===== run.sh =====
#!/bin/bash
# the make line also repeats each setting of config.mk as NAME=value (left out here)
make -C /OpenROAD-flow-scripts/flow DESIGN_CONFIG=/design/flow/config.mk WORK_HOME=/design/flow/orfs CLKGATE_MAP_FILE= finish

===== design.v =====
`timescale 1ns / 1ps
module abs_diff_7(
    input [7:0] x,
    input [7:0] y,
    output [7:0] absdiff
    );
	 assign absdiff = (x>y) ? x-y : y-x;
endmodule
`timescale 1ns / 1ps
module abs_diff_9(
    input [9:0] x,
    input [9:0] y,
    output [9:0] absdiff
    );
	 assign absdiff = (x>y) ? x-y : y-x;
endmodule
`timescale 1ns / 1ps
module abs_val_8
    (input signed [8:0] v,
     output wire [7:0] absv);
     assign absv = (v[8] == 1) ? ((~v)+1) : v;
endmodule
`timescale 1ns / 1ps
module quadrant(
    input signed [8:0] x,
    input signed [8:0] y,
    output [1:0] q
    );
	 wire [1:0] x_p;
	 wire [1:0] x_n;
	 assign x_p = (y >= 0) ? 0 : 3;
	 assign x_n = (y >= 0) ? 1 : 2;
	 assign q = (x >= 0) ? x_p : x_n;
endmodule
`timescale 1ns / 1ps
module polar_to_cartesian
    (input [11:0] r_theta,  
     output reg signed [8:0] x_value,  
     output reg signed [8:0] y_value);
	parameter POS = 9'sb0_0000_0001;
	parameter NEG = 9'sb1_1111_1111;
   parameter ZERO = 9'sb0_0000_0000;
   wire [31:0] rsin_15deg;  
   wire [31:0] rsin_30deg;  
   wire [31:0] rsin_45deg;  
   wire [31:0] rsin_60deg;  
   wire [31:0] rsin_75deg;  
   assign rsin_15deg = (r_theta[7:0]*66) >> 8;  
   assign rsin_30deg = r_theta[7:0] >> 2;  
   assign rsin_45deg = (r_theta[7:0]*181) >> 8;             
   assign rsin_60deg = (r_theta[7:0]*222) >> 8;  
   assign rsin_75deg = (r_theta[7:0]*247) >> 8;
   always @(*) begin
      case (r_theta[11:8])
         4'h1: begin  
            x_value = POS*rsin_75deg[7:0]; 
            y_value = POS*rsin_15deg[7:0];
         end
         4'h2: begin  
            x_value = POS*rsin_60deg[7:0]; 
            y_value = POS*rsin_30deg[7:0];
         end
         4'h3: begin  
            x_value = POS*rsin_45deg[7:0]; 
            y_value = POS*rsin_45deg[7:0];
         end
         4'h4: begin  
            x_value = POS*rsin_30deg[7:0]; 
            y_value = POS*rsin_60deg[7:0];
         end
         4'h5: begin  
            x_value = POS*rsin_15deg[7:0]; 
            y_value = POS*rsin_75deg[7:0];
         end
         4'h6: begin  
            x_value = POS*ZERO; 
            y_value = POS*r_theta[7:0];
         end
         4'h7: begin  
            x_value = NEG*rsin_15deg[7:0]; 
            y_value = POS*rsin_75deg[7:0];
         end
         4'h8: begin  
            x_value = NEG*rsin_30deg[7:0]; 
            y_value = POS*rsin_60deg[7:0];
         end
         4'h9: begin  
            x_value = NEG*rsin_45deg[7:0]; 
            y_value = POS*rsin_45deg[7:0];
         end
         4'hA: begin  
            x_value = NEG*rsin_60deg[7:0]; 
            y_value = POS*rsin_30deg[7:0];
         end
         4'hB: begin  
            x_value = NEG*rsin_75deg[7:0]; 
            y_value = POS*rsin_15deg[7:0];
         end
         4'hC: begin  
            x_value = NEG*r_theta[7:0]; 
            y_value = ZERO;
         end
         default: begin  
            x_value = POS*r_theta[7:0]; 
            y_value = ZERO;
         end
      endcase
   end
endmodule
`timescale 1ns / 1ps
module calc_abs7rtan_00_75_15
    (input [7:0] r,
     output wire [7:0] abs7rtan_15,
     output wire [7:0] abs7rtan_30,
     output wire [7:0] abs7rtan_45,
     output wire [9:0] abs7rtan_60,
     output wire [9:0] abs7rtan_75);
		wire signed [31:0] rtan_15deg;  
		wire signed [31:0] rtan_30deg;  
		wire signed [31:0] rtan_60deg;  
		wire signed [31:0] rtan_75deg;  
		assign rtan_15deg = (r*16'sh0225) >>> 11;
		assign rtan_30deg = (r*16'sh024f) >>> 10;
		assign rtan_60deg = (r*16'sh0DDB) >>> 11;
		assign rtan_75deg = (r*16'sh1DDB) >>> 11;
		assign abs7rtan_15 = rtan_15deg[7:0];
		assign abs7rtan_30 = rtan_30deg[7:0];
		assign abs7rtan_45 = r;
		assign abs7rtan_60 = rtan_60deg[9:0];
		assign abs7rtan_75 = rtan_75deg[9:0];
endmodule
`timescale 1ns / 1ps
module find_min_5_vals_cascading(
    input [7:0] input1,
    input [7:0] input2,
    input [7:0] input3,
    input [7:0] input4,
    input [7:0] input5,
    output [2:0] output_index
    );
	wire comp1_2;
	wire comp2_3;
	wire comp3_4;
	wire comp4_5;
	assign comp1_2 = input1 >= input2;
	assign comp2_3 = input2 >= input3;
	assign comp3_4 = input3 >= input4;
	assign comp4_5 = input4 >= input5;
	wire is1;
	wire is5;
	wire is2;
	wire is4;
	assign is1 = ((!comp1_2) & (!comp2_3) & (!comp3_4) & (!comp4_5));
	assign is5 = (comp1_2 & comp2_3 & comp3_4 & comp4_5);
	assign is2 = ((!is1) & (!is5) & (!comp2_3) & (!comp3_4));
	assign is4 = ((!is1) & (!is5) & (comp2_3) & (comp3_4));
	assign output_index = is1 ? 3'h1 : (is5 ? 3'h5 : (is2 ? 3'h2 : (is4 ? 3'h4 : 3'h3)));
endmodule
`timescale 1ns / 1ps
module calc_r_y_theta(
   input [7:0] y,
   input [7:0] x,  
   input [3:0] theta,
   output reg [7:0] r);
   wire [31:0] r_15deg;  
   wire [31:0] r_30deg;  
   wire [31:0] r_45deg;  
   wire [31:0] r_60deg;  
   wire [31:0] r_75deg;  
   assign r_15deg = (y*989) >> 10;
   assign r_30deg = y >> 9;
   assign r_45deg = (y*362) >> 10;
   assign r_60deg = (y*296) >> 10;
   assign r_75deg = (y*265) >> 10;
   always @(*) begin
      case(theta)
         1: r = r_15deg[7:0];
         2: r = r_30deg[7:0];
         3: r = r_45deg[7:0];
         4: r = r_60deg[7:0];
         5: r = r_75deg[7:0];
         6: r = y;  
         default: r = x;  
      endcase
   end
endmodule
`timescale 1ns / 1ps
module orientation_math
    (input [11:0] r_theta_original,  
     input [11:0] r_theta_final,  
     input clock,
     input enable,
     input reset,
     output reg done,
     output reg [4:0] orientation);
	parameter DEG360 = 5'h18;
	parameter DEG180 = 5'h0C;
	parameter ERROR_FACTOR = 4;
	reg [3:0] state;
	parameter IDLE 			 	= 4'h0;
	parameter SHORTCUT_TEST		= 4'h1;
	parameter SHORTCUT_TEST_2	= 4'h2;
	parameter PTC					= 4'h3;
	parameter DELTAS				= 4'h4;
	parameter ABS_DELTA_QUAD 	= 4'h5;
	parameter DX_TAN				= 4'h6;
	parameter ABS_DIFF			= 4'h7;
	parameter BASE_ANGLE_CALC	= 4'h8;
	parameter CALC_ORIENTATION	= 4'h9;
	parameter REPORT			 	= 4'hF;
	reg [4:0] original_base_angle;
	reg [4:0] shortcut_quadrant_adjust;
	reg signed [8:0] x_original;
	reg signed [8:0] y_original;
	reg signed [8:0] x_final;
	reg signed [8:0] y_final;
	wire signed [8:0] x_original_t;
	wire signed [8:0] y_original_t;
	wire signed [8:0] x_final_t;
	wire signed [8:0] y_final_t;
	polar_to_cartesian ptc_original (.r_theta(r_theta_original),.x_value(x_original_t),.y_value(y_original_t));
	polar_to_cartesian ptc_final (.r_theta(r_theta_final),.x_value(x_final_t),.y_value(y_final_t));
	reg signed [8:0] delta_y;
	reg signed [8:0] delta_x;
	wire [7:0] abs_delta_x_t;
	wire [7:0] abs_delta_y_t;
	reg [7:0] abs_delta_x;
	reg [7:0] abs_delta_y;
	reg [1:0] quadrant;
	wire [1:0] quadrant_t;
	abs_val_8 absx (.v(delta_x),.absv(abs_delta_x_t));
	abs_val_8 absy (.v(delta_y),.absv(abs_delta_y_t));
	quadrant q1 (.x(delta_x),.y(delta_y),.q(quadrant_t));
	reg [7:0] abs_dx_tan15;
	reg [7:0] abs_dx_tan30;
	reg [7:0] abs_dx_tan45;
	reg [9:0] abs_dx_tan60;
	reg [9:0] abs_dx_tan75;
	wire [7:0] abs_dx_tan15_t;
	wire [7:0] abs_dx_tan30_t;
	wire [7:0] abs_dx_tan45_t;
	wire [9:0] abs_dx_tan60_t;
	wire [9:0] abs_dx_tan75_t;
	calc_abs7rtan_00_75_15 abstan(.r(abs_delta_x),.abs7rtan_15(abs_dx_tan15_t),
											 .abs7rtan_30(abs_dx_tan30_t),.abs7rtan_45(abs_dx_tan45_t),
											 .abs7rtan_60(abs_dx_tan60_t),.abs7rtan_75(abs_dx_tan75_t));
	reg [7:0] diff_15;
	reg [7:0] diff_30;
	reg [7:0] diff_45;
	reg [7:0] diff_60;
	reg [7:0] diff_75;
	wire [7:0] diff_15_t;
	wire [7:0] diff_30_t;
	wire [7:0] diff_45_t;
	wire [9:0] diff_60_t;
	wire [9:0] diff_75_t;
	abs_diff_7 abdiff15 (.y(abs_delta_y),.x(abs_dx_tan15),.absdiff(diff_15_t));
	abs_diff_7 abdiff30 (.y(abs_delta_y),.x(abs_dx_tan30),.absdiff(diff_30_t));
	abs_diff_7 abdiff45 (.y(abs_delta_y),.x(abs_dx_tan45),.absdiff(diff_45_t));
	abs_diff_9 abdiff60 (.y({2'b00,abs_delta_y}),.x(abs_dx_tan60),.absdiff(diff_60_t));
	abs_diff_9 abdiff75 (.y({2'b00,abs_delta_y}),.x(abs_dx_tan75),.absdiff(diff_75_t));
	reg [2:0] base_angle;
	wire [2:0] base_angle_t;
	find_min_5_vals_cascading min5( 	.input1(diff_15),.input2(diff_30),
												.input3(diff_45),.input4(diff_60),
												.input5(diff_75),.output_index(base_angle_t));
   always @(posedge clock) begin
      if (reset) begin
         state <= IDLE;
         done <= 0;
			orientation <= 5'h00;
      end
      else begin
         case(state)
				SHORTCUT_TEST: begin
					if (r_theta_original[11:8] == r_theta_final[11:8]) begin
						original_base_angle <= {1'b0,r_theta_original[11:8]};
						shortcut_quadrant_adjust <= (r_theta_final[7:0] >= r_theta_original[7:0]) ? 0 : 12;
						state <= SHORTCUT_TEST_2;
					end
					else begin
						state <= PTC;
					end
				end
				SHORTCUT_TEST_2: begin
					orientation <= original_base_angle + shortcut_quadrant_adjust;
					state <= REPORT;
				end
				PTC: begin
					x_original <= x_original_t;
					y_original <= y_original_t;
					x_final <= x_final_t;
					y_final <= y_final_t;
					state <= DELTAS;
				end
				DELTAS: begin
					delta_x <= x_final - x_original;
					delta_y <= y_final - y_original;
					state <= ABS_DELTA_QUAD;
				end
				ABS_DELTA_QUAD: begin
					abs_delta_x <= abs_delta_x_t;
					abs_delta_y <= abs_delta_y_t;
					quadrant <= quadrant_t;
					state <= DX_TAN;
				end
				DX_TAN: begin
					if (abs_delta_y <= ERROR_FACTOR) begin
						orientation <= 0 + (delta_x < 0 ? 12 : 0);
						state <= REPORT;
					end
					else if (abs_delta_x <= ERROR_FACTOR) begin
						orientation <= 6 + (delta_y < 0 ? 12 : 0);
						state <= REPORT;
					end
					else begin
						abs_dx_tan15 <= abs_dx_tan15_t;
						abs_dx_tan30 <= abs_dx_tan30_t;
						abs_dx_tan45 <= abs_dx_tan45_t;
						abs_dx_tan60 <= abs_dx_tan60_t;
						abs_dx_tan75 <= abs_dx_tan75_t;
						state <= ABS_DIFF;
					end
				end
				ABS_DIFF: begin
					diff_15 <= diff_15_t;
					diff_30 <= diff_30_t;
					diff_45 <= diff_45_t;
					diff_60 <= diff_60_t > 8'hFF ? 8'hFE : diff_60_t[7:0];  
					diff_75 <= diff_75_t > 8'hFF ? 8'hFF : diff_75_t[7:0];
					state <= BASE_ANGLE_CALC;
   			end
				BASE_ANGLE_CALC: begin
					base_angle <= base_angle_t;
					state <= CALC_ORIENTATION;
				end
				CALC_ORIENTATION: begin
					case(quadrant)
						1: orientation <= (DEG180 - base_angle);  
						2: orientation <= (DEG180 + base_angle);  
						3: orientation <= (DEG360 - base_angle);  
						default: orientation <= base_angle;  
					endcase
					state <= REPORT;
				end
				REPORT: begin
					done <= 1;
					state <= IDLE;
					if (orientation >= DEG360) begin
						orientation <= orientation - DEG360;
					end
				end
				default: begin
					if (enable) begin
						state <= SHORTCUT_TEST;
						done <= 0;
					end
				end
			endcase
		end
	end
endmodule
`timescale 1ns / 1ps
module path_math
    (input [11:0] location,  
     input [11:0] target,  
     input [4:0] current_orientation,  
     input clock,
     input enable,
     input reset,
     output reg done,
	  output reg [4:0] needed_orientation,  
     output reg [11:0] move_command);  
	parameter DEG360 = 5'h18;
	parameter DEG180 = 5'h0C;
	reg [3:0] state;
	parameter IDLE 			 			= 4'h0;
	parameter NEEDED_ORIENTATION_1	= 4'h1;
	parameter ONE_CYCLE_DELAY_1		= 4'h2;
	parameter NEEDED_ORIENTATION_2	= 4'h3;
	parameter ONE_CYCLE_DELAY_2		= 4'h4;
	parameter PTC_AND_ANGLE 			= 4'h5;
	parameter DELTAS						= 4'h6;
	parameter ABS_DELTA_QUAD 			= 4'h7;
   parameter ORIENT_BASE_ANGLE		= 4'h8;
	parameter ABS_DY_DIV_SIN			= 4'h9;
	parameter REPORT			 			= 4'hF;
	reg orientation_helper_enable;
   wire [4:0] orientation_t;
	wire orientation_done;
   orientation_math om (.r_theta_original(location),.r_theta_final(target),.orientation(orientation_t),
                        .enable(orientation_helper_enable),.done(orientation_done),.reset(reset),.clock(clock));
   reg [4:0] angle;
	reg signed [8:0] x_location;
	reg signed [8:0] y_location;
	reg signed [8:0] x_target;
	reg signed [8:0] y_target;
	wire signed [8:0] x_location_t;
	wire signed [8:0] y_location_t;
	wire signed [8:0] x_target_t;
	wire signed [8:0] y_target_t;
	polar_to_cartesian ptc_original (.r_theta(location),.x_value(x_location_t),.y_value(y_location_t));
	polar_to_cartesian ptc_final (.r_theta(target),.x_value(x_target_t),.y_value(y_target_t));
	reg signed [8:0] delta_y;
	reg signed [8:0] delta_x;
	wire [7:0] abs_delta_x_t;
	wire [7:0] abs_delta_y_t;
	reg [7:0] abs_delta_x;
	reg [7:0] abs_delta_y;
	reg [1:0] quadrant;
	wire [1:0] quadrant_t;
	abs_val_8 absx (.v(delta_x),.absv(abs_delta_x_t));
	abs_val_8 absy (.v(delta_y),.absv(abs_delta_y_t));
	quadrant q1 (.x(delta_x),.y(delta_y),.q(quadrant_t));
	reg [2:0] base_angle;
	reg [6:0] distance;
   wire [7:0] distance_t;
	calc_r_y_theta calcr (.y(abs_delta_y),.x(abs_delta_x),.theta(base_angle),.r(distance_t));
	always @(posedge clock) begin
      if (reset) begin
         state <= IDLE;
         done <= 0;
			angle <= 0;
         x_location <= 0;
         y_location <= 0;
         x_target <= 0;
         y_target <= 0;
         delta_x <= 0;
         delta_y <= 0;
         abs_delta_x <= 0;
         abs_delta_y <= 0;
         quadrant <= 0;
         base_angle <= 0;
         distance <= 0;
         move_command <= 0;
			orientation_helper_enable <= 0;
			needed_orientation <= 0;
      end
      else begin
         case(state)
				NEEDED_ORIENTATION_1: begin
					orientation_helper_enable <= 1;
					state <= ONE_CYCLE_DELAY_1;
				end
				ONE_CYCLE_DELAY_1: state <= NEEDED_ORIENTATION_2;
				NEEDED_ORIENTATION_2: begin
					orientation_helper_enable <= 0;
					if (orientation_done) begin
						needed_orientation <= orientation_t;
						state <= ONE_CYCLE_DELAY_2;
					end
				end
				ONE_CYCLE_DELAY_2: state <= PTC_AND_ANGLE;
				PTC_AND_ANGLE: begin
               angle <= needed_orientation - current_orientation + ((current_orientation > needed_orientation) ? DEG360 : 0);
					x_location <= x_location_t;
					y_location <= y_location_t;
					x_target <= x_target_t;
					y_target <= y_target_t;
					state <= DELTAS;
				end
				DELTAS: begin
					delta_x <= x_target - x_location;
					delta_y <= y_target - y_location;
					state <= ABS_DELTA_QUAD;
				end
				ABS_DELTA_QUAD: begin
					abs_delta_x <= abs_delta_x_t;
					abs_delta_y <= abs_delta_y_t;
					quadrant <= quadrant_t;
					state <= ORIENT_BASE_ANGLE;
				end
				ORIENT_BASE_ANGLE: begin
               case (quadrant)
                  1: base_angle <= (DEG180 - needed_orientation);
                  2: base_angle <= (needed_orientation - DEG180);
                  3: base_angle <= (DEG360 - needed_orientation);
                  default: base_angle <= needed_orientation[3:0];
               endcase
               state <= ABS_DY_DIV_SIN;
				end
				ABS_DY_DIV_SIN: begin
					distance <= distance_t[6:0];
					state <= REPORT;
				end
				REPORT: begin
					done <= 1;
					state <= IDLE;
					move_command <= {angle,distance};
				end
				default: begin
					if (enable) begin
						state <= NEEDED_ORIENTATION_1;
						done <= 0;
						orientation_helper_enable <= 0;
						needed_orientation <= 0;
					end
				end
			endcase
		end
	end
endmodule

===== constraint.sdc =====
create_clock -name core_clock -period 9.71 [get_ports {clock}]
set_input_delay 1.9420 -clock core_clock [delete_from_list [all_inputs] [get_ports {clock}]]
set_output_delay 1.9420 -clock core_clock [all_outputs]
set_load 0.01 [all_outputs]

===== config.mk =====
export PLATFORM = sky130hd
export DESIGN_NAME = path_math
export DESIGN_NICKNAME = path_math
export VERILOG_FILES = /design/flow/design.v
export SDC_FILE = /design/flow/constraint.sdc
export NUM_CORES = 4
export LEC_CHECK = 0
export CAP_MARGIN = 20
export CORE_MARGIN = 2
export CORE_UTILIZATION = 65
export SETUP_SLACK_MARGIN = -0.67
export SLEW_MARGIN = 20

==> results.yml, run 1 <==
# implementation run metrics
floorplan:
  initCoreUtil_pct: 65.89
  io_pins: 50
  die_y_um: 254.6
  coreArea_um2: 61940
  num_rows: 91
  chipArea_um2: 64800
  fp.dieW_um: 254.6
place:
  post-place-ws_ns: -0.8338
  hpwlAfterDp_um: 83280
  finalWeightedCongestion: 1.017
  io_buffers: 49
route:
  routed-via-count: 31250
  ant_nets: 0
  routed_via_density: 5.615
  drc_errors: 0
  dr.pass1.iters: 6
  wl_per_cell_um: 17.73
  wl_um: 98690
  dr.first_iter.drc_count: 2043
  antenna_cells_inserted: 0
synth:
  fa_ha_area_share_pct: 41.81
  yosys-top-cells-area: "ha_1 (24%), fa_1 (18%), edfxtp_1 (12%), inv_1 (8.2%), dfxtp_1 (6.6%)"
  simple_gate_share_pct: 9.189
  synthAoiAreaFrac_pct: 13.17
  edf_count: 157
  synth.distinct_cells: 90
  top_cell_area_share_pct: 24.01
  yosys.stat.seqShare_pct: 18.13
  logic_family: "adder cells"
  largest_area_cell: "ha_1"
  flop_cell: "edfxtp_1"
  mux_area_share_pct: 1.984
  async_flop_share_pct: 0
  ys_top_cells_by_count: "inv_1 (887), ha_1 (783), fa_1 (363)"
  synth_chip_area_um2: 40810
  top_cell: "inv_1"
  synth_area_per_cell_um2: 9.321
  syn_area_um2: 40810
  ys_cells: 4378
  numSynthFlops: 291
  syn-num-nets: 5556
  ys_warn_count: 5
  syn_inst: 4378
  ys_sh_xor_pct: 6.760
critical_path:
  cp.arrival_ns: 10.34
  reg2reg_to: "om.abs_dx_tan60[8]"
  worstSetupPathType: "in2reg"
  crit_buf_inv: 6
  slowest_delay_ns: 0.54
  cp_common_cell: "fa_1"
  critical_path_depth: 32
  startpoint: "location[1]"
  worstSetupStartpointType: "input port"
  cp.required_ns: 10.02
  critPathCapture: "om.x_original[7]"
  r2r_start: "om.abs_delta_x[6]"
  critPathMaxFanout: 6
  cp-end-kind: "flip-flop"
  crit_family: "adder cells"
  rr_worst_depth: 17
  slowest_stage: "fa_1"
  ff2ff_setup_slack_ns: 4.18
grt:
  met3_usage_pct: 2.878
  grt_max_degree: 68
  busiest_layer: "met2"
  grt_pass1_wl_um: 160100
  overflow: 0
  use_met2_pct: 51.97
  globalRouteMet1Util_pct: 42.65
  grt_use_total_pct: 31.05
  grt_pass1_vias: 31230
  antenna_found_initial: 2
sta:
  final_hold_viol_count: 0
  setup_slack_ns: -0.3229
  tns_ns: -0.9613
  fin_skew_ns: 0.01411
  tightest_slew_ns: 1.034
  min_period_over_period_pct: 103.3
  setup_violations: 6
  finalMaxSlewViolations: 0
  slew_headroom_pct: 30.93
  whs_ns: 0.4636
  period_minus_slack_ns: 10.03
  max_freq_mhz: 99.67
clocking:
  clk_latency_ns: 0.57
  cts.sinks: 291
  cts_tree: "yes"
  clockBufferDepth: 3
  clk_pin_slew_ns: 0.06
  h-tree-depth: 1
  cts_buffers: 29
  clockRootBuffer: "clkbuf_16"
  hold_buffers: 0
hold_path:
  worstHoldPathType: "reg2reg"
  min_path_cells: 2
  whs_endpoint: "om.state[0]"
  hold_start: "om.state[0]"
run_status:
  violations: "negative setup slack"
  outcome: "finished with violations"
flow_run:
  warnings: 97
  maxCapViolations: 0
layout:
  final_nets: 5884
  n_fill_cell: 4848
  syn2layout_area_growth_pct: 11.67
  fin_util_pct: 73.57
repair_timing:
item,in CTS,in global routing
endpoints found under the setup margin,0,1
setup buffers,0,0
gates resized,0,1
endpoints found under the hold margin,0,0
final cells by class:
type / instances / area, µm² / share of cell area [%]
clock buffer: 42 / 847.1 / 1.859
sequential: 291 / 7398 / 16.23
clock inverter: 12 / 156.4 / 0.3432
timing repair buffer: 380 / 3013 / 6.611
inverter: 888 / 3333 / 7.314
multi-input combinational: 3116 / 29780 / 65.34
tap: 837 / 1047 / 2.298
metal layers:
metal  part of all wire (%)  vias to the layer above  wire, µm
li1                       -                    15380         -
met1                     45                    14860     44450
met2                     47                      825     45930
met3                    5.0                      185      4945
met4                    3.4                        0      3365
met5                      0                        -         0
metrics by stage:
| stage | std cells | instance area [µm²] |
|---|---|---|
| floorplan | 4378 | 40810 |
| global placement | 5511 | 44550 |
| detailed placement | 5511 | 44550 |
| CTS | 5565 | 45550 |
| global route | 5566 | 45570 |
| finish | 5566 | 45570 |
==> run 2, diff against run 1 <==
- CAP_MARGIN: 20 -> 15
- CORE_UTILIZATION: 65 -> 72
- CTS_CLUSTER_SIZE: unset -> 23
- SETUP_SLACK_MARGIN: -0.67 -> -0.74
- clock period: 9.71 -> 7.67 ns (I/O delays scaled with it)
==> run 2 against run 1 <==
Still fails the layout checks on negative setup slack. Sequential share of layout area shrank 0.76 points. Final cell count grew 0.81%. Non-clock buffer count grew 129. Via count grew 8.5%. Largest cell class unchanged.
==> results.yml, run 2 <==
# implementation run metrics
run_status:
  outcome: "finished with violations"
  violations: "negative setup slack"
synth:
  numSynthFlops: 291
  synthAoiAreaFrac_pct: 13.17
  syn_area_um2: 40810
  top_cell_area_share_pct: 24.01
  ys_top_cells_by_count: "inv_1 (887), ha_1 (783), fa_1 (363)"
  ys_cells: 4378
  ys_warn_count: 5
  synth.distinct_cells: 90
  yosys-top-cells-area: "ha_1 (24%), fa_1 (18%), edfxtp_1 (12%), inv_1 (8.2%), dfxtp_1 (6.6%)"
  largest_area_cell: "ha_1"
  synth_area_per_cell_um2: 9.321
  yosys.stat.seqShare_pct: 18.13
  edf_count: 157
  mux_area_share_pct: 1.984
  async_flop_share_pct: 0
  fa_ha_area_share_pct: 41.81
  syn-num-nets: 5556
  logic_family: "adder cells"
  ys_sh_xor_pct: 6.760
  synth_chip_area_um2: 40810
  flop_cell: "edfxtp_1"
  simple_gate_share_pct: 9.189
  syn_inst: 4378
  top_cell: "inv_1"
clocking:
  clk_latency_ns: 0.58
  cts_buffers: 28
  cts.sinks: 291
  cts_tree: "yes"
  clk_pin_slew_ns: 0.06
  clockRootBuffer: "clkbuf_16"
  clockBufferDepth: 3
  h-tree-depth: 1
critical_path:
  slowest_delay_ns: 0.59
  cp_common_cell: "fa_1"
  slowest_stage: "fa_1"
  critical_path_depth: 32
  crit_family: "adder cells"
  cp.arrival_ns: 9.07
  cp-end-kind: "flip-flop"
  worstSetupPathType: "in2reg"
  critPathMaxFanout: 4
  crit_buf_inv: 11
  r2r_start: "om.abs_delta_x[6]"
  startpoint: "location[5]"
  worstSetupStartpointType: "input port"
  critPathCapture: "om.x_original[7]"
  reg2reg_to: "om.abs_dx_tan60[8]"
  ff2ff_setup_slack_ns: 2.18
  rr_worst_depth: 17
  cp.required_ns: 8.00
route:
  wl_um: 114400
  dr.first_iter.drc_count: 2529
  drc_errors: 0
  antenna_cells_inserted: 0
  wl_per_cell_um: 20.38
  routed_via_density: 6.043
  dr.pass1.iters: 8
  routed-via-count: 33910
  ant_nets: 0
grt:
  grt_pass1_wl_um: 176800
  overflow: 0
  grt_max_degree: 94
  grt_use_total_pct: 37.48
  grt_pass1_vias: 34770
  antenna_found_initial: 1
floorplan:
  io_pins: 50
  initCoreUtil_pct: 72.65
  coreArea_um2: 56170
  die_y_um: 242.1
  num_rows: 87
  chipArea_um2: 58600
  fp.dieW_um: 242.1
sta:
  finalMaxSlewViolations: 0
  setup_violations: 24
  setup_slack_ns: -1.077
  min_period_over_period_pct: 114.0
  max_freq_mhz: 114.3
  tightest_slew_ns: 1.042
  period_minus_slack_ns: 8.747
  fin_skew_ns: 0.03035
  slew_headroom_pct: 30.42
  final_hold_viol_count: 0
  whs_ns: 0.4590
  rsz0062_at_grt: "yes"
place:
  post-place-ws_ns: -2.116
  io_buffers: 49
  finalWeightedCongestion: 1.042
  place_area_um2: 45580
  hpwlAfterDp_um: 88300
  post-place-cells: 5547
layout:
  final_nets: 6012
  syn2layout_area_growth_pct: 17.14
  final_area_um2: 47800
  fin_util_pct: 85.11
  stdcell_count: 5611
flow_run:
  warnings: 101
  maxCapViolations: 0
hold_path:
  whs_endpoint: "state[0]"
  min_path_cells: 2
  hold_start: "state[0]"
  worstHoldPathType: "reg2reg"
[run 2: cell type report]
cell class	count	area [µm²]
Clock buffer	38	780.7
Clock inverter	13	152.6
Fill cell	3106	8364
Inverter	888	3337
Multi-Input combinational cell	3116	31210
Sequential cell	291	7400
Tap cell	756	945.9
Timing Repair Buffer	509	3980
[run 2: routing by layer]
metal | wire (µm) | GRT usage [%]
met1 | 45080 | 47.28
met2 | 55280 | 65.08
met3 | 7671 | 4.265
met4 | 6337 | 16.50
met5 | 0 | 0
[run 2: through the flow]
step | TNS [ns]
global route | -18.87
global placement | -38.19
finish | -14.25
CTS | -12.98
detailed placement | -42.92
floorplan | -13.47
[run 2: what timing repair did]
| item | CTS | global route |
|---|---|---|
| gates resized | 183 | 140 |
| hold buffers | 0 | 0 |
| setup endpoints to repair | 20 | 19 |
| setup buffers | 18 | 23 |
| pin swaps | 100 | 113 |
==> run 3, diff against run 2 <==
- ABC_AREA: unset -> 1
- CAP_MARGIN: 15 -> 20
- CELL_PAD_IN_SITES_DETAIL_PLACEMENT: unset -> 0
- CORE_ASPECT_RATIO: unset -> 0.88
- CORE_UTILIZATION: 72 -> 70
- CTS_CLUSTER_DIAMETER: unset -> 241
- CTS_CLUSTER_SIZE: 23 -> 13
- GPL_ROUTABILITY_DRIVEN: unset -> 1
- GPL_TIMING_DRIVEN: unset -> 1
- MAX_ROUTING_LAYER: unset -> met4
- PLACE_DENSITY_LB_ADDON: unset -> 0.13
- SETUP_SLACK_MARGIN: -0.74 -> 1.14
- SLEW_MARGIN: 20 -> 35
- TNS_END_PERCENT: unset -> 65
- clock period: 7.67 -> 8.4 ns (I/O delays scaled with it)
==> run 3 against run 2 <==
The flow now stops in 5_1_grt. Synthesized cell count up 28%. Die area up 9.8%. Synthesized area up 6.9%.
==> results.yml, run 3 <==
# implementation run metrics
run_status:
  outcome: "did not finish"
  stop_stage: "5_1_grt"
floorplan:
  num_rows: 85
  initCoreUtil_pct: 71.07
  chipArea_um2: 64320
  io_pins: 50
  die_y_um: 238.1
  fp.dieW_um: 270.1
  coreArea_um2: 61370
synth:
  synthAoiAreaFrac_pct: 10.12
  synth_area_per_cell_um2: 7.765
  yosys-top-cells-area: "ha_1 (22%), fa_1 (17%), inv_1 (11%), edfxtp_1 (11%), nand2_1 (8.2%)"
  synth_chip_area_um2: 43610
  flop_cell: "edfxtp_1"
  ys_top_cells_by_count: "inv_1 (1323), nand2_1 (955), ha_1 (783)"
  synth.distinct_cells: 70
  logic_family: "adder cells"
  ys_cells: 5616
  yosys.stat.seqShare_pct: 16.96
  numSynthFlops: 291
  async_flop_share_pct: 0
  syn-num-nets: 6794
  ys_warn_count: 5
  syn_area_um2: 43610
  largest_area_cell: "ha_1"
  fa_ha_area_share_pct: 39.13
  mux_area_share_pct: 0.06886
  top_cell: "inv_1"
  simple_gate_share_pct: 17.86
  edf_count: 157
  ys_sh_xor_pct: 3.773
  syn_inst: 5616
  top_cell_area_share_pct: 22.46
clocking:
  hold_buffers: 0
  clockBufferDepth: 3
  cts.sinks: 291
  clockRootBuffer: "clkbuf_16"
  h-tree-depth: 1
  cts_buffers: 26
place:
  finalWeightedCongestion: 1.062
  io_buffers: 49
  hpwlAfterDp_um: 105100
-- run 3: through the flow --
step	setup TNS (ns)	cells	setup slack [ns]	cell area [µm²]
after CTS	0	7092	0.2750	51920
after detailed placement	-15.03	6869	-0.8964	48740
after global placement	-10.93	6866	-0.7485	48650
after floorplan	0	5616	0.09000	44090
-- run 3: repair_timing --
action / in CTS
setup endpoints to repair: 28
setup buffers: 179
pin swaps: 217
resized: 319
==> run 4, diff against run 3 <==
- ABC_AREA: 1 -> unset
- CELL_PAD_IN_SITES_DETAIL_PLACEMENT: 0 -> unset
- CORE_ASPECT_RATIO: 0.88 -> unset
- CORE_UTILIZATION: 70 -> 40
- CTS_CLUSTER_DIAMETER: 241 -> unset
- CTS_CLUSTER_SIZE: 13 -> unset
- GPL_ROUTABILITY_DRIVEN: 1 -> unset
- GPL_TIMING_DRIVEN: 1 -> unset
- MAX_ROUTING_LAYER: met4 -> unset
- PLACE_DENSITY_LB_ADDON: 0.13 -> unset
- SETUP_SLACK_MARGIN: 1.14 -> unset
- SLEW_MARGIN: 35 -> 20
- TNS_END_PERCENT: 65 -> unset
- clock period: 8.4 -> 13.3 ns (I/O delays scaled with it)
==> run 4 against run 3 <==
The run now finishes clean. Die area rose by 63%. Synthesized area shrank 6.4%. Synthesized cell count fell by 22%.
==> results.yml, run 4 <==
# implementation run metrics
synth:
  yosys.stat.seqShare_pct: 18.13
  ys_top_cells_by_count: "inv_1 (887), ha_1 (783), fa_1 (363)"
  fa_ha_area_share_pct: 41.81
  numSynthFlops: 291
  largest_area_cell: "ha_1"
  ys_warn_count: 5
  yosys-top-cells-area: "ha_1 (24%), fa_1 (18%), edfxtp_1 (12%), inv_1 (8.2%), dfxtp_1 (6.6%)"
  ys_cells: 4378
  simple_gate_share_pct: 9.189
  mux_area_share_pct: 1.984
  async_flop_share_pct: 0
  syn-num-nets: 5556
  logic_family: "adder cells"
  synth.distinct_cells: 90
  syn_area_um2: 40810
  top_cell_area_share_pct: 24.01
  flop_cell: "edfxtp_1"
  ys_sh_xor_pct: 6.760
  syn_inst: 4378
  synth_chip_area_um2: 40810
  edf_count: 157
  synth_area_per_cell_um2: 9.321
  synthAoiAreaFrac_pct: 13.17
  top_cell: "inv_1"
sta:
  tightest_slew_ns: 1.073
  slew_headroom_pct: 27.95
  fin_skew_ns: 0.03797
  max_freq_mhz: 86.02
  setup_violations: 0
  rsz0062_at_grt: "no"
  tns_ns: 0
  finalMaxSlewViolations: 0
  period_minus_slack_ns: 11.63
  final_hold_viol_count: 0
  min_period_over_period_pct: 87.41
critical_path:
  cp.arrival_ns: 11.93
  slowest_delay_ns: 0.98
  cp_common_cell: "fa_1"
  worstSetupStartpointType: "input port"
  crit_family: "adder cells"
  worstSetupPathType: "in2reg"
  reg2reg_to: "om.abs_dx_tan60[8]"
  startpoint: "location[2]"
  rr_worst_depth: 17
  critPathMaxFanout: 10
  slowest_stage: "fa_1"
  critical_path_depth: 30
  cp.required_ns: 13.60
  crit_buf_inv: 6
  cp-end-kind: "flip-flop"
  ff2ff_setup_slack_ns: 7.83
  critPathCapture: "om.x_original[7]"
  r2r_start: "om.abs_delta_x[6]"
flow_run:
  maxCapViolations: 0
  warnings: 95
floorplan:
  num_rows: 117
  initCoreUtil_pct: 40.23
  chipArea_um2: 104600
  fp.dieW_um: 323.4
  io_pins: 50
  coreArea_um2: 101400
  die_y_um: 323.4
hold_path:
  min_path_cells: 2
  hold_start: "state[0]"
  worstHoldPathType: "reg2reg"
  whs_endpoint: "state[0]"
place:
  post-place-cells: 5756
  finalWeightedCongestion: 0.9551
  place_area_um2: 43040
  io_buffers: 49
  hpwlAfterDp_um: 85750
clocking:
  cts_tree: "yes"
  cts_resized: 0
  clockRootBuffer: "clkbuf_16"
  cts_setup_buffers: 0
  clockBufferDepth: 3
  hold_buffers: 0
  cts.sinks: 291
  clk_pin_slew_ns: 0.06
  cts_buffers: 34
  h-tree-depth: 2
  clk_latency_ns: 0.56
route:
  wl_um: 102800
  dr.pass1.iters: 5
  wl_per_cell_um: 17.67
  routed_via_density: 5.191
  ant_nets: 0
  routed-via-count: 30210
  dr.first_iter.drc_count: 1971
  drc_errors: 0
layout:
  stdcell_count: 5819
  final_area_um2: 44170
  final_nets: 5603
  n_fill_cell: 9948
  syn2layout_area_growth_pct: 8.244
  fin_util_pct: 43.54
grt:
  grt_pass1_wl_um: 167100
  grt_max_degree: 63
  overflow: 0
  grt_pass1_vias: 30920
  antenna_found_initial: 2
  grt_use_total_pct: 20.10
run_status:
  outcome: "timing/DRC/antenna clean"
-- run 4: final cells by class --
cell class                 count  area [µm²]  share of cell area (%)
antenna                        1       2.502                0.005665
timing repair buffer          94       845.8                   1.915
clock buffer                  50       950.9                   2.153
tap                         1368        1712                   3.875
multi-input combinational   3116       29780                   67.41
clock inverter                11       155.1                  0.3512
inverter                     888        3333                   7.546
sequential                   291        7398                   16.75
-- run 4: routing by layer --
| layer | routed length [µm] | share of wire, % | vias up | GRT usage, % |
|---|---|---|---|---|
| met5 | 13 | 0.013 | - | 0 |
| met4 | 2757 | 2.7 | 2 | 5.364 |
| met3 | 4378 | 4.3 | 172 | 1.897 |
| met2 | 46540 | 45 | 697 | 33.18 |
| met1 | 49140 | 48 | 14510 | 28.06 |
| li1 | - | - | 14830 | - |
-- run 4: per-stage QoR --
| stage | setup WS (ns) | hold WS [ns] |
|---|---|---|
| after global routing | 1.289 | 0.4870 |
| after global placement | 1.410 | 0.4414 |
| final | 1.675 | 0.4589 |
| after detailed placement | 1.165 | 0.4456 |
| after CTS | 1.765 | 0.4567 |
| after floorplan | 2.920 | 0.4258 |
==> run 5, diff against run 4 <==
- ABC_AREA: unset -> 1
- CORE_UTILIZATION: 40 -> 66
- clock period: 13.3 -> 10.5 ns (I/O delays scaled with it)
==> run 5 against run 4 <==
Worst hold slack worse by 0.022 ns. Via count up 21%. Worst setup slack worse by 0.78 ns. Final cell count up 13%. Register-to-register slack worse by 2.4 ns. Routed wire length up 9.8%. Sequential cell count unchanged. Core utilization up 27 points. Sequential share of layout area down 0.76 points. Critical path type unchanged. Critical endpoint is now x_location[7]. Highest routed layer unchanged.
==> results.yml, run 5 <==
# implementation run metrics
place:
  finalWeightedCongestion: 1.007
  post-place-ws_ns: 0.2626
  io_buffers: 49
  hpwlAfterDp_um: 95700
critical_path:
  reg2reg_to: "om.abs_dx_tan30[6]"
  worstSetupPathType: "in2reg"
  r2r_start: "om.abs_delta_x[5]"
  critical_path_depth: 37
  startpoint: "location[3]"
  cp.required_ns: 10.99
  crit_buf_inv: 10
  cp-end-kind: "flip-flop"
  critPathCapture: "x_location[7]"
  critPathMaxFanout: 6
  slowest_delay_ns: 0.61
  slowest_stage: "fa_1"
  cp_common_cell: "inv_1"
  crit_family: "adder cells"
  worstSetupStartpointType: "input port"
  rr_worst_depth: 16
  ff2ff_setup_slack_ns: 5.40
  cp.arrival_ns: 10.10
synth:
  syn-num-nets: 6794
  top_cell: "inv_1"
  synth_chip_area_um2: 43610
  mux_area_share_pct: 0.06886
  edf_count: 157
  ys_sh_xor_pct: 3.773
  synth.distinct_cells: 70
  top_cell_area_share_pct: 22.46
  ys_top_cells_by_count: "inv_1 (1323), nand2_1 (955), ha_1 (783)"
  flop_cell: "edfxtp_1"
  async_flop_share_pct: 0
  ys_warn_count: 5
  numSynthFlops: 291
  yosys-top-cells-area: "ha_1 (22%), fa_1 (17%), inv_1 (11%), edfxtp_1 (11%), nand2_1 (8.2%)"
  syn_area_um2: 43610
  ys_cells: 5616
  syn_inst: 5616
  simple_gate_share_pct: 17.86
  synthAoiAreaFrac_pct: 10.12
  fa_ha_area_share_pct: 39.13
  synth_area_per_cell_um2: 7.765
  largest_area_cell: "ha_1"
  logic_family: "adder cells"
  yosys.stat.seqShare_pct: 16.96
route:
  routed_via_density: 5.558
  routed-via-count: 36510
  dr.pass1.iters: 7
  wl_um: 113000
  dr.first_iter.drc_count: 2680
  ant_nets: 0
  drc_errors: 0
  wl_per_cell_um: 17.19
  antenna_cells_inserted: 0
sta:
  rsz0062_at_grt: "no"
  setup_slack_ns: 0.8936
  setup_violations: 0
  whs_ns: 0.4365
  finalMaxSlewViolations: 0
  max_freq_mhz: 104.1
  min_period_over_period_pct: 91.49
  slew_headroom_pct: 30.47
  tns_ns: 0
  period_minus_slack_ns: 9.606
  final_hold_viol_count: 0
  tightest_slew_ns: 1.032
  fin_skew_ns: 0.009065
floorplan:
  io_pins: 50
  coreArea_um2: 65630
  num_rows: 94
  chipArea_um2: 68150
  initCoreUtil_pct: 66.45
  die_y_um: 261.1
  fp.dieW_um: 261.1
grt:
  grt_use_total_pct: 33.28
  globalRouteMet1Util_pct: 45.30
  overflow: 0
  antenna_found_initial: 3
  use_met2_pct: 56.88
  met3_usage_pct: 2.584
  grt_max_degree: 70
  grt_pass1_wl_um: 181300
  busiest_layer: "met2"
  grt_pass1_vias: 35570
clocking:
  clockRootBuffer: "clkbuf_16"
  cts_tree: "yes"
  hold_buffers: 0
  cts.sinks: 291
  h-tree-depth: 1
  clk_pin_slew_ns: 0.07
  cts_buffers: 29
  clk_latency_ns: 0.59
  cts_resized: 0
  clockBufferDepth: 3
  cts_setup_buffers: 0
layout:
  final_nets: 6861
  n_fill_cell: 5538
  logic_area_um2: 30960
  syn2layout_area_growth_pct: 6.128
  flop_area_um2: 7398
run_status:
  outcome: "timing/DRC/antenna clean"
hold_path:
  hold_start: "state[2]"
  min_path_cells: 2
  worstHoldPathType: "reg2reg"
  whs_endpoint: "state[7]"
flow_run:
  warnings: 97
  maxCapViolations: 0
==> run 5: area by class of cell <==
class                   instances  share of cell area [%]
inverters                    1331                   10.79
clock buffers                  35                   1.681
well taps                     864                   2.336
flip-flops and latches        291                   15.98
multi-input cells            3935                   66.90
clock inverters                18                  0.4623
repair buffers                 95                   1.838
==> run 5: layer usage <==
metal / wire [µm] / share of wire (%) / vias up
met3: 5567 / 4.9 / 189
li1: - / - / 18110
met1: 50720 / 45 / 17230
met2: 53110 / 47 / 974
met5: 22 / 0.019 / -
met4: 3535 / 3.1 / 4
==> run 5: per-stage QoR <==
stage | std cells | area, µm² | utilization, %
finish | 6569 | 46280 | 70.52
global route | 6569 | 46280 | 70.52
CTS | 6568 | 46260 | 70.48
detailed placement | 6515 | 45260 | 68.97
global placement | 6515 | 45260 | 68.97
floorplan | 5616 | 43610 | -
==> run 6, diff against run 5 <==
- CORE_UTILIZATION: 66 -> 72
- CTS_CLUSTER_SIZE: unset -> 15
- HOLD_SLACK_MARGIN: unset -> 0.29
- PLACE_DENSITY_LB_ADDON: unset -> 0.16
- SETUP_SLACK_MARGIN: unset -> -0.78
- clock period: 10.5 -> 7.91 ns (I/O delays scaled with it)
==> run 6 against run 5 <==
Now fails the layout checks on negative setup slack. Sequential cell count unchanged. Sequential share of layout area down 1.1 points. Worst hold slack better by 0.0097 ns. Final area up 7.1%. First-iteration DRC count up 29%. Global-route usage up 6.1 points. Register-to-register slack worse by 2.7 ns. Synthesized cell count unchanged. Via count up 8.8%. Synthesized area unchanged. Critical path type unchanged. Critical endpoint unchanged.
==> results.yml, run 6 <==
# implementation run metrics
synth:
  flop_cell: "edfxtp_1"
  syn-num-nets: 6794
  syn_area_um2: 43610
  ys_top_cells_by_count: "inv_1 (1323), nand2_1 (955), ha_1 (783)"
  syn_inst: 5616
  ys_cells: 5616
  simple_gate_share_pct: 17.86
  synthAoiAreaFrac_pct: 10.12
  logic_family: "adder cells"
  fa_ha_area_share_pct: 39.13
  mux_area_share_pct: 0.06886
  ys_warn_count: 5
  numSynthFlops: 291
  top_cell: "inv_1"
  synth_area_per_cell_um2: 7.765
  synth_chip_area_um2: 43610
  top_cell_area_share_pct: 22.46
  async_flop_share_pct: 0
  edf_count: 157
  synth.distinct_cells: 70
  yosys.stat.seqShare_pct: 16.96
  largest_area_cell: "ha_1"
  yosys-top-cells-area: "ha_1 (22%), fa_1 (17%), inv_1 (11%), edfxtp_1 (11%), nand2_1 (8.2%)"
  ys_sh_xor_pct: 3.773
critical_path:
  crit_buf_inv: 11
  rr_worst_depth: 16
  critical_path_depth: 33
  slowest_stage: "fa_1"
  slowest_delay_ns: 0.56
  cp.arrival_ns: 8.83
  reg2reg_to: "om.abs_dx_tan30[7]"
  cp_common_cell: "inv_1"
  critPathCapture: "x_location[7]"
  r2r_start: "om.abs_delta_x[5]"
  critPathMaxFanout: 4
  crit_family: "adder cells"
  worstSetupPathType: "in2reg"
  cp.required_ns: 8.39
  worstSetupStartpointType: "input port"
  startpoint: "location[7]"
  ff2ff_setup_slack_ns: 2.71
  cp-end-kind: "flip-flop"
sta:
  fin_skew_ns: 0.01972
  period_minus_slack_ns: 8.351
  slew_headroom_pct: 31.19
  setup_slack_ns: -0.4406
  final_hold_viol_count: 0
  setup_violations: 20
  max_freq_mhz: 119.8
  finalMaxSlewViolations: 0
  tightest_slew_ns: 1.030
  min_period_over_period_pct: 105.6
hold_path:
  worstHoldPathType: "reg2reg"
  min_path_cells: 0
  hold_start: "om.delta_x[0]"
  whs_endpoint: "om.abs_delta_x[0]"
grt:
  grt_pass1_vias: 40160
  grt_use_total_pct: 39.36
  grt_pass1_wl_um: 198700
  overflow: 0
  grt_max_degree: 70
  antenna_found_initial: 2
route:
  dr_wl_met3_um: 9053
  dr.pass1.iters: 8
  dr_wl_met2_um: 59200
  routed-via-count: 39740
  wl_um: 123800
  ant_nets: 0
  wl_per_cell_um: 17.88
  drc_errors: 0
  wl_met1_um: 49290
  routed_via_density: 5.741
  highest_layer: "met5"
  dr.first_iter.drc_count: 3456
layout:
  final_nets: 7295
  fin_util_pct: 82.43
  stdcell_count: 6922
  n_fill_cell: 3783
  syn2layout_area_growth_pct: 13.66
  final_area_um2: 49570
place:
  io_buffers: 49
  finalWeightedCongestion: 1.010
  post-place-cells: 6867
  hpwlAfterDp_um: 102200
  place_area_um2: 48420
run_status:
  outcome: "finished with violations"
  violations: "negative setup slack"
clocking:
  clk_latency_ns: 0.59
  clockRootBuffer: "clkbuf_16"
  clk_pin_slew_ns: 0.07
  hold_buffers: 0
  cts.sinks: 291
  cts_tree: "yes"
  h-tree-depth: 1
  cts_buffers: 28
  clockBufferDepth: 3
floorplan:
  io_pins: 50
  die_y_um: 250.1
  chipArea_um2: 62560
  num_rows: 90
  initCoreUtil_pct: 72.52
  fp.dieW_um: 250.1
  coreArea_um2: 60130
flow_run:
  maxCapViolations: 0
  warnings: 95
[run 6: per-stage QoR]
stage / hold slack (ns) / setup TNS, ns / setup WS, ns
after global routing: 0.4607 / -13.69 / -0.7645
after detailed placement: 0.4113 / -29.96 / -1.543
after global placement: 0.4126 / -25.44 / -1.325
after floorplan: 0.4034 / -6.263 / -0.7053
after CTS: 0.4425 / -12.59 / -0.7344
final: 0.4462 / -6.404 / -0.4406
[run 6: what timing repair did]
item	4_1_cts	5_1_grt
setup endpoints to repair	9	19
pin swaps	1	16
gates resized	7	82
setup buffers	0	2
[run 6: layer usage]
layer  vias to the layer above  global-route usage, %
met1                     18530                  49.28
li1                      19000                      -
met3                       435                  4.936
met5                         -                      0
met2                      1764                  68.06
met4                         4                  18.03
[run 6: cell type report]
cell class | count | area, µm² | share of cell area, %
clock inverter | 12 | 116.4 | 0.2348
sequential | 291 | 7398 | 14.93
clock buffer | 40 | 797.0 | 1.608
inverter | 1331 | 4996 | 10.08
multi-input combinational | 3935 | 31160 | 62.87
tap | 782 | 978.4 | 1.974
timing repair buffer | 530 | 4116 | 8.305
antenna | 1 | 2.502 | 0.005049
==> run 7, diff against run 6 <==
- CORE_UTILIZATION: 72 -> 66
- CTS_CLUSTER_SIZE: 15 -> 97
- HOLD_SLACK_MARGIN: 0.29 -> unset
- PLACE_DENSITY: unset -> 0.39
- PLACE_DENSITY_LB_ADDON: 0.16 -> unset
- SETUP_SLACK_MARGIN: -0.78 -> unset
- clock period: 7.91 -> 6.39 ns (I/O delays scaled with it)
==> run 7 against run 6 <==
Still fails the layout checks on negative setup slack. Synthesized area did not move. Non-clock buffer count rose by 166. Final cell count rose by 3.6%. Via count rose by 0.95%. Global-route usage fell by 2.3 points. Clock skew rose by 0.035 ns. Synthesized cell count did not move. Final area rose by 7.7%. Worst setup slack got worse by 0.99 ns. First-iteration DRC count rose by 1.3%. Die area rose by 8.9%. Sequential share of layout area fell by 1.1 points.
==> results.yml, run 7 <==
# implementation run metrics
run_status:
  outcome: "finished with violations"
  violations: "negative setup slack"
grt:
  grt_max_degree: 70
  grt_pass1_vias: 39560
  overflow: 0
  grt_pass1_wl_um: 201400
  grt_use_total_pct: 37.08
  antenna_found_initial: 1
synth:
  syn-num-nets: 6794
  ys_sh_xor_pct: 3.773
  yosys.stat.seqShare_pct: 16.96
  syn_area_um2: 43610
  numSynthFlops: 291
  synth_area_per_cell_um2: 7.765
  synthAoiAreaFrac_pct: 10.12
  flop_cell: "edfxtp_1"
  synth.distinct_cells: 70
  top_cell_area_share_pct: 22.46
  mux_area_share_pct: 0.06886
  ys_warn_count: 5
  ys_cells: 5616
  syn_inst: 5616
  top_cell: "inv_1"
  edf_count: 157
  logic_family: "adder cells"
  yosys-top-cells-area: "ha_1 (22%), fa_1 (17%), inv_1 (11%), edfxtp_1 (11%), nand2_1 (8.2%)"
  fa_ha_area_share_pct: 39.13
  simple_gate_share_pct: 17.86
  ys_top_cells_by_count: "inv_1 (1323), nand2_1 (955), ha_1 (783)"
  synth_chip_area_um2: 43610
  async_flop_share_pct: 0
  largest_area_cell: "ha_1"
sta:
  setup_violations: 24
  final_hold_viol_count: 0
  max_freq_mhz: 127.9
  period_minus_slack_ns: 7.821
  slew_headroom_pct: 24.92
  rsz0062_at_grt: "yes"
  tightest_slew_ns: 1.118
  setup_slack_ns: -1.431
  min_period_over_period_pct: 122.4
  fin_skew_ns: 0.05477
  whs_ns: 0.4306
  finalMaxSlewViolations: 0
floorplan:
  fp.dieW_um: 261.1
  num_rows: 94
  initCoreUtil_pct: 66.45
  die_y_um: 261.1
  chipArea_um2: 68150
  coreArea_um2: 65630
  io_pins: 50
route:
  wl_per_cell_um: 18.05
  ant_nets: 0
  routed_via_density: 5.595
  wl_um: 129400
  drc_errors: 0
  routed-via-count: 40120
  dr.first_iter.drc_count: 3501
  dr.pass1.iters: 7
critical_path:
  cp.required_ns: 6.74
  cp.arrival_ns: 8.17
  r2r_start: "om.abs_delta_x[5]"
  slowest_stage: "fa_2"
  slowest_delay_ns: 0.59
  critPathMaxFanout: 4
  startpoint: "target[3]"
  rr_worst_depth: 16
  critical_path_depth: 35
  worstSetupStartpointType: "input port"
  critPathCapture: "om.x_final[5]"
  reg2reg_to: "om.abs_dx_tan75[6]"
  worstSetupPathType: "in2reg"
  cp_common_cell: "inv_2"
  ff2ff_setup_slack_ns: 1.25
  cp-end-kind: "flip-flop"
  crit_family: "adder cells"
  crit_buf_inv: 13
clocking:
  clockBufferDepth: 3
  cts_tree: "yes"
  cts.sinks: 291
  clk_pin_slew_ns: 0.07
  hold_buffers: 0
  clockRootBuffer: "clkbuf_16"
  clk_latency_ns: 0.59
  h-tree-depth: 1
  cts_buffers: 28
hold_path:
  min_path_cells: 2
  whs_endpoint: "state[7]"
  worstHoldPathType: "reg2reg"
  hold_start: "state[2]"
flow_run:
  maxCapViolations: 0
  warnings: 100
place:
  io_buffers: 49
  finalWeightedCongestion: 1.092
  hpwlAfterDp_um: 100600
layout:
  fin_util_pct: 81.35
  final_nets: 7461
  syn2layout_area_growth_pct: 22.42
## run 7: repair_timing
action,CTS,global route
gates resized,361,215
buffers inserted,120,39
setup endpoints to repair,30,28
gates cloned,0,0
pin swaps,201,182
## run 7: layout make-up
class                   instances  area [µm²]
diodes                          1       2.502
clock buffers                  32       715.7
clock inverters                20       222.7
fillers                      4301       12240
inverters                    1331        5029
multi-input cells            3935       33350
flip-flops and latches        291        7398
well taps                     864        1081
repair buffers                696        5585
## run 7: stage by stage
step | TNS, ns | std cells | cell area, µm² | setup WS, ns
finish | -27.14 | 7170 | 53390 | -1.431
CTS | -24.52 | 7151 | 52380 | -1.256
global placement | -57.34 | 6982 | 49310 | -2.763
detailed placement | -60.39 | 6982 | 49310 | -2.821
floorplan | -24.67 | 5616 | 44150 | -1.518
global route | -31.83 | 7170 | 53390 | -1.641
## run 7: layer usage
layer / global-route usage (%) / part of all wire (%) / vias to the layer above
li1: - / - / 19330
met4: 16.27 / 5.0 / 0
met1: 48.45 / 41 / 18730
met2: 62.12 / 46 / 1632
met5: 0 / 0 / -
met3: 4.530 / 7.1 / 429
==> run 8, diff against run 7 <==
- ABC_AREA: 1 -> unset
- CTS_CLUSTER_SIZE: 97 -> 47
- PLACE_DENSITY: 0.39 -> unset
- SETUP_SLACK_MARGIN: unset -> -0.86
- TNS_END_PERCENT: unset -> 5
- clock period: 6.39 -> 9.02 ns (I/O delays scaled with it)
==> run 8 against run 7 <==
Critical path type unchanged. The layout still fails its checks (negative setup slack). Non-clock buffer count down 255. Register-to-register slack better by 2.3 ns. Global-route usage is 5.0 points lower. Final area down 14%. Count of clock-buffer cells in the layout increased by 9. Sequential cell count unchanged.
==> results.yml, run 8 <==
# implementation run metrics
clocking:
  cts.sinks: 291
  clk_latency_ns: 0.56
  hold_buffers: 0
  cts_buffers: 29
  cts_tree: "yes"
  clockBufferDepth: 3
  clk_pin_slew_ns: 0.06
  h-tree-depth: 1
  clockRootBuffer: "clkbuf_16"
route:
  dr.pass1.iters: 5
  wl_per_cell_um: 17.97
  routed_via_density: 5.682
  routed-via-count: 31710
  antenna_cells_inserted: 0
  dr.first_iter.drc_count: 2040
  ant_nets: 0
  drc_errors: 0
  wl_um: 100200
critical_path:
  cp.required_ns: 9.43
  critPathCapture: "x_target[5]"
  crit_family: "adder cells"
  r2r_start: "om.abs_delta_x[6]"
  cp.arrival_ns: 10.05
  worstSetupPathType: "in2reg"
  rr_worst_depth: 17
  slowest_delay_ns: 0.57
  startpoint: "target[0]"
  reg2reg_to: "om.abs_dx_tan60[8]"
  crit_buf_inv: 8
  slowest_stage: "clkdlybuf4s50_1"
  worstSetupStartpointType: "input port"
  cp-end-kind: "flip-flop"
  critPathMaxFanout: 5
  critical_path_depth: 33
  ff2ff_setup_slack_ns: 3.58
synth:
  synth_chip_area_um2: 40810
  synth.distinct_cells: 90
  mux_area_share_pct: 1.984
  ys_sh_xor_pct: 6.760
  syn_area_um2: 40810
  ys_warn_count: 5
  numSynthFlops: 291
  synthAoiAreaFrac_pct: 13.17
  simple_gate_share_pct: 9.189
  largest_area_cell: "ha_1"
  fa_ha_area_share_pct: 41.81
  top_cell: "inv_1"
  top_cell_area_share_pct: 24.01
  flop_cell: "edfxtp_1"
  ys_cells: 4378
  syn_inst: 4378
  logic_family: "adder cells"
  syn-num-nets: 5556
  ys_top_cells_by_count: "inv_1 (887), ha_1 (783), fa_1 (363)"
  synth_area_per_cell_um2: 9.321
  yosys.stat.seqShare_pct: 18.13
  async_flop_share_pct: 0
  edf_count: 157
  yosys-top-cells-area: "ha_1 (24%), fa_1 (18%), edfxtp_1 (12%), inv_1 (8.2%), dfxtp_1 (6.6%)"
sta:
  max_freq_mhz: 103.7
  setup_slack_ns: -0.6188
  setup_violations: 18
  min_period_over_period_pct: 106.9
  tightest_slew_ns: 1.047
  tns_ns: -8.009
  slew_headroom_pct: 29.64
  finalMaxSlewViolations: 0
  final_hold_viol_count: 0
  fin_skew_ns: 0.008841
  period_minus_slack_ns: 9.639
floorplan:
  fp.dieW_um: 252.7
  initCoreUtil_pct: 66.50
  num_rows: 91
  die_y_um: 252.7
  chipArea_um2: 63840
  io_pins: 50
  coreArea_um2: 61370
layout:
  final_nets: 5945
  final_area_um2: 45980
  fin_util_pct: 74.93
  syn2layout_area_growth_pct: 12.68
hold_path:
  whs_endpoint: "om.state[0]"
  min_path_cells: 2
  worstHoldPathType: "reg2reg"
  hold_start: "om.state[0]"
place:
  place_area_um2: 44930
  io_buffers: 49
  post-place-ws_ns: -1.355
  hpwlAfterDp_um: 84690
  finalWeightedCongestion: 1.032
grt:
  grt_pass1_wl_um: 163700
  grt_pass1_vias: 32080
  overflow: 0
  grt_use_total_pct: 32.06
  antenna_found_initial: 2
  grt_max_degree: 79
run_status:
  outcome: "finished with violations"
  violations: "negative setup slack"
flow_run:
  maxCapViolations: 0
  warnings: 97
## run 8: routing by layer
metal  wire length (µm)  GRT usage (%)  vias to the layer above
li1                   -              -                    15510
met1              44760          43.93                    15110
met2              46600          53.55                      866
met3               5386          3.234                      214
met4               3497          10.14                        0
met5                  0              0                        -
## run 8: area by class of cell
class / instances / area, µm²
Multi-Input combinational cell: 3116 / 29840
Fill cell: 4655 / 15390
Sequential cell: 291 / 7398
Timing Repair Buffer: 441 / 3463
Inverter: 888 / 3333
Tap cell: 790 / 988.4
Clock buffer: 41 / 804.5
Clock inverter: 13 / 153.9
## run 8: timing repair
action	CTS	global route
hold endpoints to repair	0	0
buffers inserted	0	1
resized	0	21
endpoints found under the setup margin	0	16
## run 8: per-stage QoR
step,std cells,hold WS [ns]
final,5580,0.4638
after global routing,5580,0.4882
after CTS,5579,0.4663
after detailed placement,5525,0.4567
after global placement,5525,0.4412
after floorplan,4378,0.4258
==> run 9, diff against run 8 <==
- CORE_MARGIN: 2 -> 7
- CORE_UTILIZATION: 66 -> 24
- CTS_CLUSTER_DIAMETER: unset -> 126
- CTS_CLUSTER_SIZE: 47 -> unset
- SETUP_SLACK_MARGIN: -0.86 -> 2.22
- TNS_END_PERCENT: 5 -> 80
- clock period: 9.02 -> 7.98 ns (I/O delays scaled with it)
==> run 9 against run 8 <==
The layout still fails its checks (negative setup slack). Count of clock-buffer cells in the layout increased by 5. First-iteration DRC count decreased by 19%. Non-clock buffer count increased by 173. Synthesized cell count unchanged. Via count increased by 1.2%.
==> results.yml, run 9 <==
# implementation run metrics
run_status:
  outcome: "finished with violations"
  violations: "negative setup slack"
hold_path:
  hold_start: "state[2]"
  worstHoldPathType: "reg2reg"
  whs_endpoint: "state[7]"
  min_path_cells: 1
critical_path:
  r2r_start: "om.abs_delta_x[2]"
  cp.required_ns: 8.27
  crit_family: "adder cells"
  critical_path_depth: 30
  worstSetupStartpointType: "input port"
  cp-end-kind: "flip-flop"
  ff2ff_setup_slack_ns: 2.57
  slowest_stage: "fa_2"
  cp_common_cell: "fa_1"
  critPathCapture: "om.x_original[7]"
  cp.arrival_ns: 8.96
  slowest_delay_ns: 0.60
  rr_worst_depth: 14
  startpoint: "location[2]"
  reg2reg_to: "om.abs_dx_tan60[8]"
  crit_buf_inv: 9
  critPathMaxFanout: 4
  worstSetupPathType: "in2reg"
sta:
  slew_headroom_pct: 19.08
  min_period_over_period_pct: 108.7
  setup_slack_ns: -0.6930
  setup_violations: 22
  tns_ns: -8.760
  tightest_slew_ns: 1.205
  period_minus_slack_ns: 8.673
  finalMaxSlewViolations: 0
  final_hold_viol_count: 0
  rsz0062_at_grt: "yes"
  fin_skew_ns: 0.01723
  max_freq_mhz: 115.3
route:
  ant_nets: 0
  wl_um: 113200
  dr.pass1.iters: 7
  routed_via_density: 4.464
  antenna_cells_inserted: 0
  routed-via-count: 32100
  dr.first_iter.drc_count: 1660
  wl_per_cell_um: 15.74
  drc_errors: 0
synth:
  largest_area_cell: "ha_1"
  simple_gate_share_pct: 9.189
  fa_ha_area_share_pct: 41.81
  syn_inst: 4378
  ys_cells: 4378
  flop_cell: "edfxtp_1"
  synth_chip_area_um2: 40810
  ys_sh_xor_pct: 6.760
  synth.distinct_cells: 90
  syn-num-nets: 5556
  numSynthFlops: 291
  yosys.stat.seqShare_pct: 18.13
  logic_family: "adder cells"
  async_flop_share_pct: 0
  edf_count: 157
  synthAoiAreaFrac_pct: 13.17
  ys_top_cells_by_count: "inv_1 (887), ha_1 (783), fa_1 (363)"
  top_cell_area_share_pct: 24.01
  ys_warn_count: 5
  yosys-top-cells-area: "ha_1 (24%), fa_1 (18%), edfxtp_1 (12%), inv_1 (8.2%), dfxtp_1 (6.6%)"
  synth_area_per_cell_um2: 9.321
  syn_area_um2: 40810
  top_cell: "inv_1"
  mux_area_share_pct: 1.984
flow_run:
  warnings: 98
  maxCapViolations: 0
place:
  hpwlAfterDp_um: 94180
  finalWeightedCongestion: 0.9143
  io_buffers: 49
  post-place-cells: 7005
layout:
  syn2layout_area_growth_pct: 27.59
  stdcell_count: 7191
  final_nets: 6124
clocking:
  h-tree-depth: 2
  clockRootBuffer: "clkbuf_16"
  clk_latency_ns: 0.54
  clockBufferDepth: 3
  cts_buffers: 35
  cts.sinks: 291
  hold_buffers: 0
  cts_tree: "yes"
  clk_pin_slew_ns: 0.06
floorplan:
  io_pins: 50
  num_rows: 151
  fp.dieW_um: 426.4
  initCoreUtil_pct: 24.13
  chipArea_um2: 181800
  die_y_um: 426.4
  coreArea_um2: 169100
grt:
  grt_use_total_pct: 12.30
  grt_max_degree: 74
  overflow: 0
  antenna_found_initial: 0
  grt_pass1_vias: 33640
  grt_pass1_wl_um: 181800
[run 9: metal layers]
layer / vias up / wire (µm) / track usage, % / part of all wire, %
li1: 15860 / - / - / -
met1: 15550 / 49560 / 15.35 / 44
met2: 498 / 57190 / 22.64 / 51
met3: 190 / 2973 / 0.9890 / 2.6
met4: 0 / 3503 / 3.453 / 3.1
met5: - / 0 / 0 / 0
[run 9: per-stage QoR]
| stage | hold WS (ns) | setup slack (ns) | utilization, % | instance area [µm²] |
|---|---|---|---|---|
| after floorplan | 0.4258 | -0.8126 | - | 41460 |
| after detailed placement | 0.4456 | -1.840 | 28.24 | 47760 |
| after global placement | 0.4400 | -1.747 | 28.24 | 47750 |
| final | 0.4562 | -0.6930 | 30.79 | 52070 |
| after CTS | 0.4591 | -0.7791 | 30.32 | 51260 |
| after global routing | 0.4843 | -0.9155 | 30.79 | 52070 |
[run 9: timing repair]
action                                  in CTS  in global routing
gates cloned                                 0                  0
pin swaps                                  224                130
setup buffers                               92                 29
resized                                    360                122
endpoints found under the setup margin      65                 52
endpoints found under the hold margin        0                  0
[run 9: area by class of cell]
| class | instances | area, µm² |
|---|---|---|
| Fill cell | 17410 | 117000 |
| Multi-Input combinational cell | 3116 | 32290 |
| Sequential cell | 291 | 7398 |
| Tap cell | 2218 | 2775 |
| Clock buffer | 46 | 957.2 |
| Clock inverter | 18 | 182.7 |
| Timing Repair Buffer | 614 | 5117 |
| Inverter | 888 | 3349 |
